==> run a <==
==> flow/design.v (excerpt) <==
module ULA_LCD(clk, rst, rs, rw, en, dados, SOMA, SUBT, MULT, IGUAL, A, B, sinalA, sinalB);
Settings: LEC_CHECK=0, ABC_AREA=1, CAP_MARGIN=20, CELL_PAD_IN_SITES_DETAIL_PLACEMENT=2, CORE_MARGIN=6, CORE_UTILIZATION=50, CTS_CLUSTER_SIZE=89, GPL_TIMING_DRIVEN=0, MAX_ROUTING_LAYER=met5, PLACE_DENSITY_LB_ADDON=0.11, SLEW_MARGIN=20; clock period 150.0 ns.
run.sh (not shown) runs the stock make flow with config.mk's settings and CLKGATE_MAP_FILE=.
==> inputs of run b, as changes to run a <==
==> flow/config.mk (replaced) <==
export PLATFORM = sky130hd
export DESIGN_NAME = ULA_LCD
export DESIGN_NICKNAME = ULA_LCD
export VERILOG_FILES = /design/flow/design.v
export SDC_FILE = /design/flow/constraint.sdc
export NUM_CORES = 4
export LEC_CHECK = 0
export ABC_AREA = 1
export CAP_MARGIN = 20
export CORE_MARGIN = 2
export CORE_UTILIZATION = 72
export CTS_CLUSTER_DIAMETER = 184
export CTS_CLUSTER_SIZE = 98
export PLACE_DENSITY = 0.37
export SLEW_MARGIN = 20
export TNS_END_PERCENT = 5
==> flow/constraint.sdc (replaced) <==
create_clock -name core_clock -period 65.7 [get_ports {clk}]
set_input_delay 13.1400 -clock core_clock [delete_from_list [all_inputs] [get_ports {clk}]]
set_output_delay 13.1400 -clock core_clock [all_outputs]
set_load 0.01 [all_outputs]
==> inputs of run c, as changes to run a <==
==> flow/config.mk (replaced) <==
export PLATFORM = sky130hd
export DESIGN_NAME = ULA_LCD
export DESIGN_NICKNAME = ULA_LCD
export VERILOG_FILES = /design/flow/design.v
export SDC_FILE = /design/flow/constraint.sdc
export NUM_CORES = 4
export LEC_CHECK = 0
export CAP_MARGIN = 20
export CORE_MARGIN = 2
export CORE_UTILIZATION = 13
export SLEW_MARGIN = 20
==> flow/constraint.sdc (replaced) <==
create_clock -name core_clock -period 126.0 [get_ports {clk}]
set_input_delay 25.2000 -clock core_clock [delete_from_list [all_inputs] [get_ports {clk}]]
set_output_delay 25.2000 -clock core_clock [all_outputs]
set_load 0.01 [all_outputs]
==> results <==
Against run c, the area after synthesis of run b is higher by about 12%. The highest die area belongs to run c, the lowest to run b. In synthesized cell count, run a and run b do not differ. Run a failed in 3_5_place_dp on DPL-0033. Run b did not get past 5_1_grt on GRT-0232. Run c went through all stages and came out clean.

* * *

==> inputs of job 9623 <==
ULA_LCD again, from the RTL that the note above started with.
clock: 173.0 ns
lec_check: 0
cap_margin: 25
cell_pad_in_sites_detail_placement: 1
cell_pad_in_sites_global_placement: 1
core_aspect_ratio: 0.53
core_margin: 8
core_utilization: 52
gpl_routability_driven: 1
gpl_timing_driven: 1
hold_slack_margin: 0.12
max_routing_layer: met4
setup_slack_margin: 5.0
slew_margin: 10
tns_end_percent: 100
==> job 6051: changes against job 9623 <==
ABC_AREA = 1   (was not set)
CAP_MARGIN = 20   (was 25)
CELL_PAD_IN_SITES_DETAIL_PLACEMENT = not set   (was 1)
CELL_PAD_IN_SITES_GLOBAL_PLACEMENT = not set   (was 1)
CORE_ASPECT_RATIO = not set   (was 0.53)
CORE_MARGIN = 2   (was 8)
CORE_UTILIZATION = 40   (was 52)
GPL_ROUTABILITY_DRIVEN = not set   (was 1)
GPL_TIMING_DRIVEN = not set   (was 1)
HOLD_SLACK_MARGIN = not set   (was 0.12)
MAX_ROUTING_LAYER = not set   (was met4)
SETUP_SLACK_MARGIN = not set   (was 5.0)
SLEW_MARGIN = 20   (was 10)
TNS_END_PERCENT = 20   (was 100)
==> flow/constraint.sdc (replaced) <==
create_clock -name core_clock -period 120.0 [get_ports {clk}]
set_input_delay 24.0000 -clock core_clock [delete_from_list [all_inputs] [get_ports {clk}]]
set_output_delay 24.0000 -clock core_clock [all_outputs]
set_load 0.01 [all_outputs]
==> job 2238: changes against job 9623 <==
CAP_MARGIN = 20   (was 25)
CELL_PAD_IN_SITES_DETAIL_PLACEMENT = not set   (was 1)
CELL_PAD_IN_SITES_GLOBAL_PLACEMENT = not set   (was 1)
CORE_ASPECT_RATIO = not set   (was 0.53)
CORE_MARGIN = 2   (was 8)
CORE_UTILIZATION = 46   (was 52)
GPL_ROUTABILITY_DRIVEN = not set   (was 1)
GPL_TIMING_DRIVEN = not set   (was 1)
HOLD_SLACK_MARGIN = not set   (was 0.12)
MAX_ROUTING_LAYER = not set   (was met4)
SETUP_SLACK_MARGIN = not set   (was 5.0)
SLEW_MARGIN = 20   (was 10)
TNS_END_PERCENT = not set   (was 100)
==> flow/constraint.sdc (replaced) <==
create_clock -name core_clock -period 114.0 [get_ports {clk}]
set_input_delay 22.8000 -clock core_clock [delete_from_list [all_inputs] [get_ports {clk}]]
set_output_delay 22.8000 -clock core_clock [all_outputs]
set_load 0.01 [all_outputs]
==> job 8338: changes against job 9623 <==
CAP_MARGIN = 15   (was 25)
CELL_PAD_IN_SITES_DETAIL_PLACEMENT = not set   (was 1)
CELL_PAD_IN_SITES_GLOBAL_PLACEMENT = not set   (was 1)
CORE_ASPECT_RATIO = not set   (was 0.53)
CORE_MARGIN = 2   (was 8)
CORE_UTILIZATION = 70   (was 52)
GPL_ROUTABILITY_DRIVEN = not set   (was 1)
GPL_TIMING_DRIVEN = not set   (was 1)
HOLD_SLACK_MARGIN = not set   (was 0.12)
MAX_ROUTING_LAYER = not set   (was met4)
SETUP_SLACK_MARGIN = not set   (was 5.0)
SLEW_MARGIN = 20   (was 10)
TNS_END_PERCENT = not set   (was 100)
==> flow/constraint.sdc (replaced) <==
create_clock -name core_clock -period 89.4 [get_ports {clk}]
set_input_delay 17.8800 -clock core_clock [delete_from_list [all_inputs] [get_ports {clk}]]
set_output_delay 17.8800 -clock core_clock [all_outputs]
set_load 0.01 [all_outputs]
==> results <==
item	job 9623	job 8338	job 2238	job 6051
Slowest cell on the critical path	clkdlybuf4s50_1	fa_1	or4_1	clkdlybuf4s50_1
Synthesized-area fraction occupied by and/or/nand/nor cells	31.1%	31.1%	31.1%	49.7%
Via density per instance	7.05	7.26	6.57	5.32
Outcome	complete, no violations	finished with violations	complete, no violations	complete, no violations
Reasons for failing layout checks	-	negative setup slack	-	-
Number of multi-input combinational cells	7866	7870	7867	9674
Number of logged tool warnings	49	51	47	47
Cell occurring most often along the worst timing path	o21a_1	o21a_1	o21a_1	nand2_1
Most instantiated library cell after synthesis	nor2_1	nor2_1	nor2_1	nand2_1
Setup total negative slack	0 ps	-12920 ps	0 ps	0 ps
Total of endpoints with negative setup slack in the final report	0	6	0	0
Latency at later pin	530 ps	540 ps	590 ps	550 ps
Sequential share of cell area	6.49%	5.94%	6.38%	5.78%
Setup repair after global routing missed its margin	false	true	-	false
Met1 capacity usage during global routing	55.7%	54.9%	40.7%	35.3%
Chip area line of the yosys report	60200 um^2	60200 um^2	60200 um^2	67400 um^2
Worst Tran Pin Value	1340 ps	1200 ps	1070 ps	1020 ps
Core Box Area	116000 um^2	85100 um^2	130000 um^2	167000 um^2
Worst EP required	173460 ps	89770 ps	114480 ps	120420 ps
CLK BUF	25	25	33	31
Most heavily used metal layer in global routing	met1	met2	met2	met2
Met2 WL	93700 um	93800 um	96200 um	107000 um
Logic cell area	53600 um^2	55800 um^2	54000 um^2	54200 um^2
DIE AREA	127000 um^2	88400 um^2	134000 um^2	172000 um^2
Count of mapped cells out of synthesis	8662	8662	8662	12100
